Design datapath, start of the top module:
module datapath(clk, rst, sw, seg0, seg1,seg2,seg3, mem_addr, mem_wdata, mem_we, mem_rdata);
	input clk, rst;
	input [3:0] sw;
	output [6:0] seg0,seg1,seg2,seg3;
	output [15:0] mem_addr;
	output [15:0] mem_wdata;
	output mem_we;
	input [15:0] mem_rdata;
	wire [15:0] rin, rout;
	wire wr_enable, ram_addr_sel, pcin, ram_out_ctrl, instr_ctrl, acc_enable, acc_out_ctrl, pc_enable, pc_out_ctrl, addsub, a_enable, xor_ctrl, cu_out_ctrl, mul_out_ctrl, mul_acc_out_ctrl, sr_sel, add_ctrl;
	wire[15:0] instr, bus, instr_address, cu_out, r0_out, r1_out,r2_out, r3_out, r4_out, r5_out, r6_out, r7_out, r8_out, r9_out,r10_out, r11_out, r12_out, r13_out, mul_acc_out, sp_out;
	wire [15:0] ra_in, acc_out, sr_out;
	reg [15:0] ram_address, sr_in;
	wire [15:0] ram_out;
	wire[1:0] sp_sel;
	wire[3:0] status_reg;
	sixteen_bit_reg instruction_register(.clk(clk),.rst(rst),.D(bus),.Q(instr),.enable(instr_ctrl));
	program_counter pc(.clk(clk),.rst(rst), .select(pcin), .bus(bus), .out(instr_address),.pc_enable(pc_enable));
  ...
Size: roughly 3200 cells after synthesis, ~340 flip-flops, about 30000 µm² of cells after synthesis.
clock: 7.48 ns
lec_check: 0
abc_area: 0
cap_margin: 15
cell_pad_in_sites_detail_placement: 2
core_aspect_ratio: 0.65
core_margin: 10
core_utilization: 72
cts_cluster_diameter: 76
cts_cluster_size: 70
max_routing_layer: met5
place_density_lb_addon: 0.22
setup_slack_margin: -0.29
slew_margin: 10
run.sh (not shown) runs the stock make flow with config.mk's settings and CLKGATE_MAP_FILE=.
The first run aborted during 3_5_place_dp.
Edit:
ABC_AREA = unset   (was 0)
CAP_MARGIN = 20   (was 15)
CELL_PAD_IN_SITES_DETAIL_PLACEMENT = unset   (was 2)
CORE_ASPECT_RATIO = unset   (was 0.65)
CORE_MARGIN = 4   (was 10)
CORE_UTILIZATION = 40   (was 72)
CTS_CLUSTER_DIAMETER = unset   (was 76)
CTS_CLUSTER_SIZE = unset   (was 70)
MAX_ROUTING_LAYER = unset   (was met5)
PLACE_DENSITY_LB_ADDON = unset   (was 0.22)
SETUP_SLACK_MARGIN = unset   (was -0.29)
SLEW_MARGIN = 20   (was 10)
clock period = 9.3 ns   (was 7.48 ns; I/O delays follow)
Effect:
- Now the flow went through all stages and came out clean
- area after synthesis does not change
- die size climbs by 57%
- synthesized cell count does not change
Edit:
CAP_MARGIN = 30   (was 20)
CELL_PAD_IN_SITES_DETAIL_PLACEMENT = 1   (was unset)
CELL_PAD_IN_SITES_GLOBAL_PLACEMENT = 3   (was unset)
CORE_MARGIN = 2   (was 4)
GPL_ROUTABILITY_DRIVEN = 1   (was unset)
PLACE_DENSITY = 0.37   (was unset)
Outcome: The new run went through all stages and came out clean; count of clock-buffer cells in the layout rose by 14; wire length goes up by about 15%; setup slack degrades by 0.079 ns; final area went up by about 2%; cell count goes up by 0.79%; utilization came out higher by 1.0 points.
Edit:
CAP_MARGIN = 20   (was 30)
CELL_PAD_IN_SITES_DETAIL_PLACEMENT = unset   (was 1)
CELL_PAD_IN_SITES_GLOBAL_PLACEMENT = unset   (was 3)
CORE_UTILIZATION = 72   (was 40)
CTS_CLUSTER_DIAMETER = 55   (was unset)
GPL_ROUTABILITY_DRIVEN = unset   (was 1)
MAX_ROUTING_LAYER = met4   (was unset)
PLACE_DENSITY = unset   (was 0.37)
PLACE_DENSITY_LB_ADDON = 0.2   (was unset)
SETUP_SLACK_MARGIN = 1.14   (was unset)
After rerunning: This time the run did not get past 5_1_grt, error GRT-0232; synthesized area is unchanged; synthesized cell count stays the same; die area drops by about 44%.
Edit:
CORE_UTILIZATION = 65   (was 72)
CTS_CLUSTER_DIAMETER = unset   (was 55)
PLACE_DENSITY_LB_ADDON = unset   (was 0.2)
SETUP_SLACK_MARGIN = unset   (was 1.14)
clock period = 7.9 ns   (was 9.3 ns; I/O delays follow)
Effect: Now the flow completed and failed the layout checks on negative setup slack; die size went up by 11%; synthesized area stays the same; synthesized cell count does not change.


== the reference run ==
datapath again, from the RTL that the note above started with.
clock: 9.3 ns
lec_check: 0
cap_margin: 20
core_margin: 2
core_utilization: 72
cts_cluster_diameter: 348
max_routing_layer: met4
place_density: 0.66
setup_slack_margin: 1.14
slew_margin: 20
The reference run is listed as incomplete: the tool reported an error in global routing and the run ended there.
Inputs modified between the reference run and the trial run:
--- a/flow/config.mk
+++ b/flow/config.mk
@@ -11 +10,0 @@
-export CTS_CLUSTER_DIAMETER = 348
@@ -13,2 +12,2 @@
-export PLACE_DENSITY = 0.66
-export SETUP_SLACK_MARGIN = 1.14
+export PLACE_DENSITY_LB_ADDON = 0.01
+export SETUP_SLACK_MARGIN = -0.45
==> flow/constraint.sdc <==
create_clock -name core_clock -period 8.86 [get_ports {clk}]
set_input_delay 1.7720 -clock core_clock [delete_from_list [all_inputs] [get_ports {clk}]]
set_output_delay 1.7720 -clock core_clock [all_outputs]
set_load 0.01 [all_outputs]
### Flow results
Final checks on the trial run, whose flow otherwise completed, came back failing, citing setup timing. The reference run -> the trial run: area figure in the yosys stat output flat. On area after detailed placement: between the trial run and the reference run, it ends up lower for the reference run. From the reference run to the trial run, adder-cell area share of the yosys netlist did not move at all. From the reference run to the trial run the numbers moved as follows: number of buffers added by the clock tree synthesis step moved down, cell total after placement moved up.


== lane 1 ==
datapath again, from the RTL that the note above started with.
export LEC_CHECK = 0
export ABC_AREA = 1
export CAP_MARGIN = 20
export CORE_ASPECT_RATIO = 0.7
export CORE_MARGIN = 2
export CORE_UTILIZATION = 72
export CTS_CLUSTER_DIAMETER = 372
export CTS_CLUSTER_SIZE = 99
export HOLD_SLACK_MARGIN = -0.09
export PLACE_DENSITY = 0.43
export SETUP_SLACK_MARGIN = 0.74
export SLEW_MARGIN = 20
create_clock -name core_clock -period 3.48 [get_ports {clk}]
Lane 1 failed in clock tree synthesis (4_1_cts) with DPL-0033.
Changes in lane 2 relative to lane 1:
- CORE_ASPECT_RATIO no longer set, was 0.7
- SETUP_SLACK_MARGIN no longer set, was 0.74
- HOLD_SLACK_MARGIN no longer set, was -0.09
- ABC_AREA no longer set, was 1
- CORE_MARGIN now 4, was 2
- PLACE_DENSITY no longer set, was 0.43
Notes after the runs:
Lane 2 failed in clock tree synthesis (4_1_cts) with DPL-0038. Post-synth area from yosys stat ended up 230 sq um lower on lane 2 than on lane 1. Relative to lane 1, number of distinct library cell variants in the gate-level netlist after synthesis increased by about 55% in lane 2. Summary of lane 2 over lane 1: area of the die has increased, die height up about 20%, area inside the core boundary now sits lower.
The following lists how lane 3 was set up differently from lane 2:
- CTS_CLUSTER_DIAMETER removed (was 372)
- CTS_CLUSTER_SIZE removed (was 99)
- CORE_UTILIZATION changed from 72 to 35
- the clock period (ns, I/O delays scaled along) changed from 3.48 to 9.1
==> comparison <==
- Of lane 2 and lane 3, only lane 2 never reached the final stage.
- Lane 2: it failed during clock tree synthesis (4_1_cts), and the tool reported DPL-0038.
- In the reports for lane 3 and lane 2, the larger last weighted congestion value of the routability-driven placer belongs to lane 2.
- Looking at die area, lane 3 sits 0.045 sq mm higher than lane 2 does.
- Looking only at placed wire-length estimate after detailed placement, and setting everything else aside, the lower value of lane 3 and lane 2 goes to lane 3.
- Looking only at placeable core region, and setting everything else aside, the lower value of lane 3 and lane 2 goes to lane 2.
- Worst slack at placement for lane 3 is higher than for lane 2.
Relative to lane 3, the following input files were edited for lane 4:
- swapping 35 for 58 in CORE_UTILIZATION
- swapping 4 for 2 in CORE_MARGIN
- putting SETUP_SLACK_MARGIN at -0.45 where nothing was set
- swapping 9.1 for 6.19 in the clock period (ns, I/O delays scaled along)
### Flow results
From the logs: lane 4 reached the end of the flow and failed the layout checks with setup timing. Fraction of area in clock buffers and inverters delta for lane 4 relative to lane 3: 0.52 points lower. Lane 4 vs lane 3: antenna diode instance count up in lane 4. Lane 4 ended up with control_unit_inst.state_reg.Q[1]$_DFF_PP0_ as its origin of the worst setup path; lane 3 ended up with control_unit_inst.state_reg.Q[0]$_DFF_PP0_. Compared with lane 3, in lane 4 final worst-path cycle share +45 points; count of clock-buffer cells in the layout down 1.8%; iteration tally of the first detailed-router pass went up; flop share of the area went down 2.3 points. Worst setup slack is higher on lane 3.


## oak
Starting RTL as in the previous note.
## datapath
module datapath(clk, rst, sw, seg0, seg1,seg2,seg3, mem_addr, mem_wdata, mem_we, mem_rdata);
	input clk, rst;
	input [3:0] sw;
	output [6:0] seg0,seg1,seg2,seg3;
	output [15:0] mem_addr;
	output [15:0] mem_wdata;
	output mem_we;
	input [15:0] mem_rdata;
	wire [15:0] rin, rout;
	wire wr_enable, ram_addr_sel, pcin, ram_out_ctrl, instr_ctrl, acc_enable, acc_out_ctrl, pc_enable, pc_out_ctrl, addsub, a_enable, xor_ctrl, cu_out_ctrl, mul_out_ctrl, mul_acc_out_ctrl, sr_sel, add_ctrl;
	wire[15:0] instr, bus, instr_address, cu_out, r0_out, r1_out,r2_out, r3_out, r4_out, r5_out, r6_out, r7_out, r8_out, r9_out,r10_out, r11_out, r12_out, r13_out, mul_acc_out, sp_out;
	wire [15:0] ra_in, acc_out, sr_out;
	reg [15:0] ram_address, sr_in;
	wire [15:0] ram_out;
	wire[1:0] sp_sel;
	wire[3:0] status_reg;
	sixteen_bit_reg instruction_register(.clk(clk),.rst(rst),.D(bus),.Q(instr),.enable(instr_ctrl));
  ...
export LEC_CHECK = 0
export CAP_MARGIN = 20
export CELL_PAD_IN_SITES_GLOBAL_PLACEMENT = 2
export CORE_ASPECT_RATIO = 0.75
export CORE_MARGIN = 2
export CORE_UTILIZATION = 31
export CTS_CLUSTER_DIAMETER = 145
export GPL_TIMING_DRIVEN = 0
export SLEW_MARGIN = 20
create_clock -name core_clock -period 13.8 [get_ports {clk}]
oak: no failed stages, no open violations at the end
The inputs of pine differ from those of oak as listed below.
- CORE_UTILIZATION changed from 31 to 61
- CTS_CLUSTER_DIAMETER removed (was 145)
- SETUP_SLACK_MARGIN newly set to 1.81
- CORE_ASPECT_RATIO removed (was 0.75)
- CELL_PAD_IN_SITES_GLOBAL_PLACEMENT removed (was 2)
- GPL_TIMING_DRIVEN removed (was 0)
- the clock period (ns, I/O delays scaled along) changed from 13.8 to 6.19
Notes after the runs:
oak and pine ended up with nearly the same boundary pin count.
Worst setup timing slack at the placement stage delta (pine − oak): unfavourable
What oak reported for post-placement cell area has to be multiplied by 1.16 to get the figure for pine.
Delta (pine minus oak): maximum count of clock buffers along a single path level; effective utilization at floorplan rose 31 points; number of nets at floorplan did not really move.
pine did not finish: a tool error stopped it during global routing (5_1_grt).
[inputs] birch vs pine
- CORE_UTILIZATION changed from 61 to 18
- SETUP_SLACK_MARGIN removed (was 1.81)
- CORE_MARGIN changed from 2 to 4
- the clock period (ns, I/O delays scaled along) changed from 6.19 to 14.5
==> results <==
- birch reached the end of the flow, and the finished layout is clean on the timing, DRC and antenna checks.
- Compared with pine, birch shows a routability congestion estimate that is about 14% lower.
- Die: birch bigger than pine
- Where worst setup timing slack at the placement stage is concerned, pine is outperformed by birch.


datapath again, from the RTL that the note above started with.
Design datapath, start of the top module:
module datapath(clk, rst, sw, seg0, seg1,seg2,seg3, mem_addr, mem_wdata, mem_we, mem_rdata);
export LEC_CHECK = 0
export CAP_MARGIN = 20
export CELL_PAD_IN_SITES_GLOBAL_PLACEMENT = 2
export CORE_ASPECT_RATIO = 0.8
export CORE_MARGIN = 2
export CORE_UTILIZATION = 40
export CTS_CLUSTER_DIAMETER = 145
export GPL_TIMING_DRIVEN = 0
export SLEW_MARGIN = 20
create_clock -name core_clock -period 8.39 [get_ports {clk}]
The starting point reached the layout checks and failed them: setup timing.
Next try:
CELL_PAD_IN_SITES_GLOBAL_PLACEMENT = default   (was 2)
CORE_ASPECT_RATIO = default   (was 0.8)
CORE_UTILIZATION = 65   (was 40)
CTS_CLUSTER_DIAMETER = default   (was 145)
GPL_TIMING_DRIVEN = default   (was 0)
MAX_ROUTING_LAYER = met4   (was default)
SETUP_SLACK_MARGIN = 1.14   (was default)
clock period = 9.3 ns   (was 8.39 ns; I/O delays follow)
The changed run passed the timing, DRC and antenna checks.
Setup slack gains 1100 ps.
Utilization is higher by 29 points.
Critical path depth decreases by 2.
Cell area came out lower by 2.4%.
Non-clock buffer count fell by 56.
Global-route usage rose by 14 points.
Next try:
CORE_UTILIZATION = 72   (was 65)
CTS_CLUSTER_DIAMETER = 55   (was default)
PLACE_DENSITY = 0.65   (was default)
=>
- The new run died in global routing (5_1_grt)
- synthesized cell count does not change
- synthesized area is unchanged
- die area came out lower by 9.6%
Next try:
CORE_UTILIZATION = 70   (was 72)
CTS_CLUSTER_DIAMETER = 59   (was 55)
PLACE_DENSITY = 0.66   (was 0.65)
After rerunning: The changed run ran to the end with no violations; area after synthesis stays the same; die area increases by a few percent; synthesized cell count does not change.


datapath again, from the RTL that the note above started with.
// datapath
module datapath(clk, rst, sw, seg0, seg1,seg2,seg3, mem_addr, mem_wdata, mem_we, mem_rdata);
Settings: LEC_CHECK=0, CAP_MARGIN=20, CORE_MARGIN=2, CORE_UTILIZATION=70, CTS_CLUSTER_SIZE=47, MAX_ROUTING_LAYER=met4, PLACE_DENSITY_LB_ADDON=0.01, SETUP_SLACK_MARGIN=2.57, SLEW_MARGIN=20; clock period 8.63 ns.
The starting point finished but failed the layout checks on setup timing.
Next try:
ABC_AREA = 1   (was default)
CORE_UTILIZATION = 72   (was 70)
CTS_CLUSTER_DIAMETER = 243   (was default)
CTS_CLUSTER_SIZE = default   (was 47)
SETUP_SLACK_MARGIN = -0.45   (was 2.57)
clock period = 8.32 ns   (was 8.63 ns; I/O delays follow)
The new run finished with setup timing left.
Cell count rose by 15%.
Cell area came out lower by 7.5%.
Wire length came out lower by 8.0%.
Synthesized area increases by 0.79%.
Worst setup slack loses 0.11 ns.
Sequential share of layout area goes up by 1.9 points.
Global-route usage fell by 1.9 points.
Synthesized cell count increases by 24%.
Next try:
CORE_UTILIZATION = 70   (was 72)
CTS_CLUSTER_DIAMETER = default   (was 243)
SETUP_SLACK_MARGIN = default   (was -0.45)
clock period = 7.9 ns   (was 8.32 ns; I/O delays follow)
=> The new run aborted during 5_1_grt on GRT-0232; area after synthesis stays the same; synthesized cell count does not change; die size rises by 2.8%.
Next try:
ABC_AREA = default   (was 1)
MAX_ROUTING_LAYER = default   (was met4)
SETUP_SLACK_MARGIN = -0.45   (was default)
clock period = 8.63 ns   (was 7.9 ns; I/O delays follow)
The new run reached the layout checks and failed them: setup timing.
Die area decreases slightly.
Synthesized area came out lower slightly.
Synthesized cell count goes down by about a fifth.
Next try:
CORE_UTILIZATION = 59   (was 70)
PLACE_DENSITY_LB_ADDON = default   (was 0.01)
clock period = 6.19 ns   (was 8.63 ns; I/O delays follow)
Outcome:
- With this change the flow finished but failed the layout checks on capacitance limit, slew limit, setup timing
- die area came out higher by 18%
- area after synthesis is unchanged
- wire length came out higher by about 10%
- sequential share of layout area came out lower by 3.0 points
- final area came out higher by about 14%
Next try:
CORE_MARGIN = 4   (was 2)
CORE_UTILIZATION = 40   (was 59)
SETUP_SLACK_MARGIN = default   (was -0.45)
clock period = 5.15 ns   (was 6.19 ns; I/O delays follow)
With this change the flow produced a layout that fails on setup timing.
Core utilization is lower by 24 points.
Die size increases by 51%.
Sequential cell count does not change.
Global-route usage goes down by 19 points.
Design area rises by 3.9%.


Starting RTL as in the previous note.
export LEC_CHECK = 0
export ABC_AREA = 1
export CAP_MARGIN = 20
export CELL_PAD_IN_SITES_DETAIL_PLACEMENT = 1
export CELL_PAD_IN_SITES_GLOBAL_PLACEMENT = 3
export CORE_ASPECT_RATIO = 1.12
export CORE_MARGIN = 2
export CORE_UTILIZATION = 20
export CTS_CLUSTER_DIAMETER = 319
export GPL_ROUTABILITY_DRIVEN = 0
export GPL_TIMING_DRIVEN = 0
export HOLD_SLACK_MARGIN = 0.1
export MAX_ROUTING_LAYER = met4
export MIN_ROUTING_LAYER = met2
export PLACE_DENSITY = 0.37
export SLEW_MARGIN = 20
export TNS_END_PERCENT = 20
create_clock -name core_clock -period 9.3 [get_ports {clk}]
Change:
- ABC_AREA: 1 -> default
- CELL_PAD_IN_SITES_GLOBAL_PLACEMENT: 3 -> default
- CORE_ASPECT_RATIO: 1.12 -> default
- CORE_UTILIZATION: 20 -> 40
- CTS_CLUSTER_DIAMETER: 319 -> default
- GPL_TIMING_DRIVEN: 0 -> default
- HOLD_SLACK_MARGIN: 0.1 -> default
- MAX_ROUTING_LAYER: met4 -> default
- MIN_ROUTING_LAYER: met2 -> default
- TNS_END_PERCENT: 20 -> default
Effect: The new run ran to the end with no violations; final area came out lower by a few percent; die area came out lower by well over a third; critical path depth came out lower by 1; worst setup slack improved by 0.10 ns; core utilization came out higher by 23 points; wire length came out lower by a quarter to a third; first-iteration DRC count came out lower by well over a third; flip-flop count does not change; clock skew came out lower by 0.046 ns.
Change:
- CELL_PAD_IN_SITES_DETAIL_PLACEMENT: 1 -> default
- CORE_MARGIN: 2 -> 4
- GPL_ROUTABILITY_DRIVEN: 0 -> default
- PLACE_DENSITY: 0.37 -> default
- clock period: 9.3 -> 9.1 ns (I/O delays scaled with it)
After rerunning:
- global-route usage came out lower by 6.1 points
- sequential share of layout area came out lower by 0.14 points
- die area came out higher by a few percent
Change:
- CORE_UTILIZATION: 40 -> 70
- CTS_CLUSTER_SIZE: default -> 24
- PLACE_DENSITY: default -> 0.55
- SETUP_SLACK_MARGIN: default -> 0.46
- clock period: 9.1 -> 3.05 ns (I/O delays scaled with it)
The changed run failed in 4_1_cts on DPL-0038; synthesized cell count stays the same; die area shrinks by well over a third; area after synthesis is unchanged.
Change:
- CORE_UTILIZATION: 70 -> 59
- CTS_CLUSTER_SIZE: 24 -> default
- PLACE_DENSITY: 0.55 -> default
- SETUP_SLACK_MARGIN: 0.46 -> default
- clock period: 3.05 -> 9.23 ns (I/O delays scaled with it)
=>
- With this change the flow completed without violations
- die size rises by about a fifth
- area after synthesis does not change
- synthesized cell count is unchanged
Change:
- CTS_CLUSTER_SIZE: default -> 99
- clock period: 9.23 -> 4.22 ns (I/O delays scaled with it)
After rerunning: The changed run never finished: it broke off in 5_1_grt. Die size does not change. Area after synthesis stays the same. Synthesized cell count is unchanged.
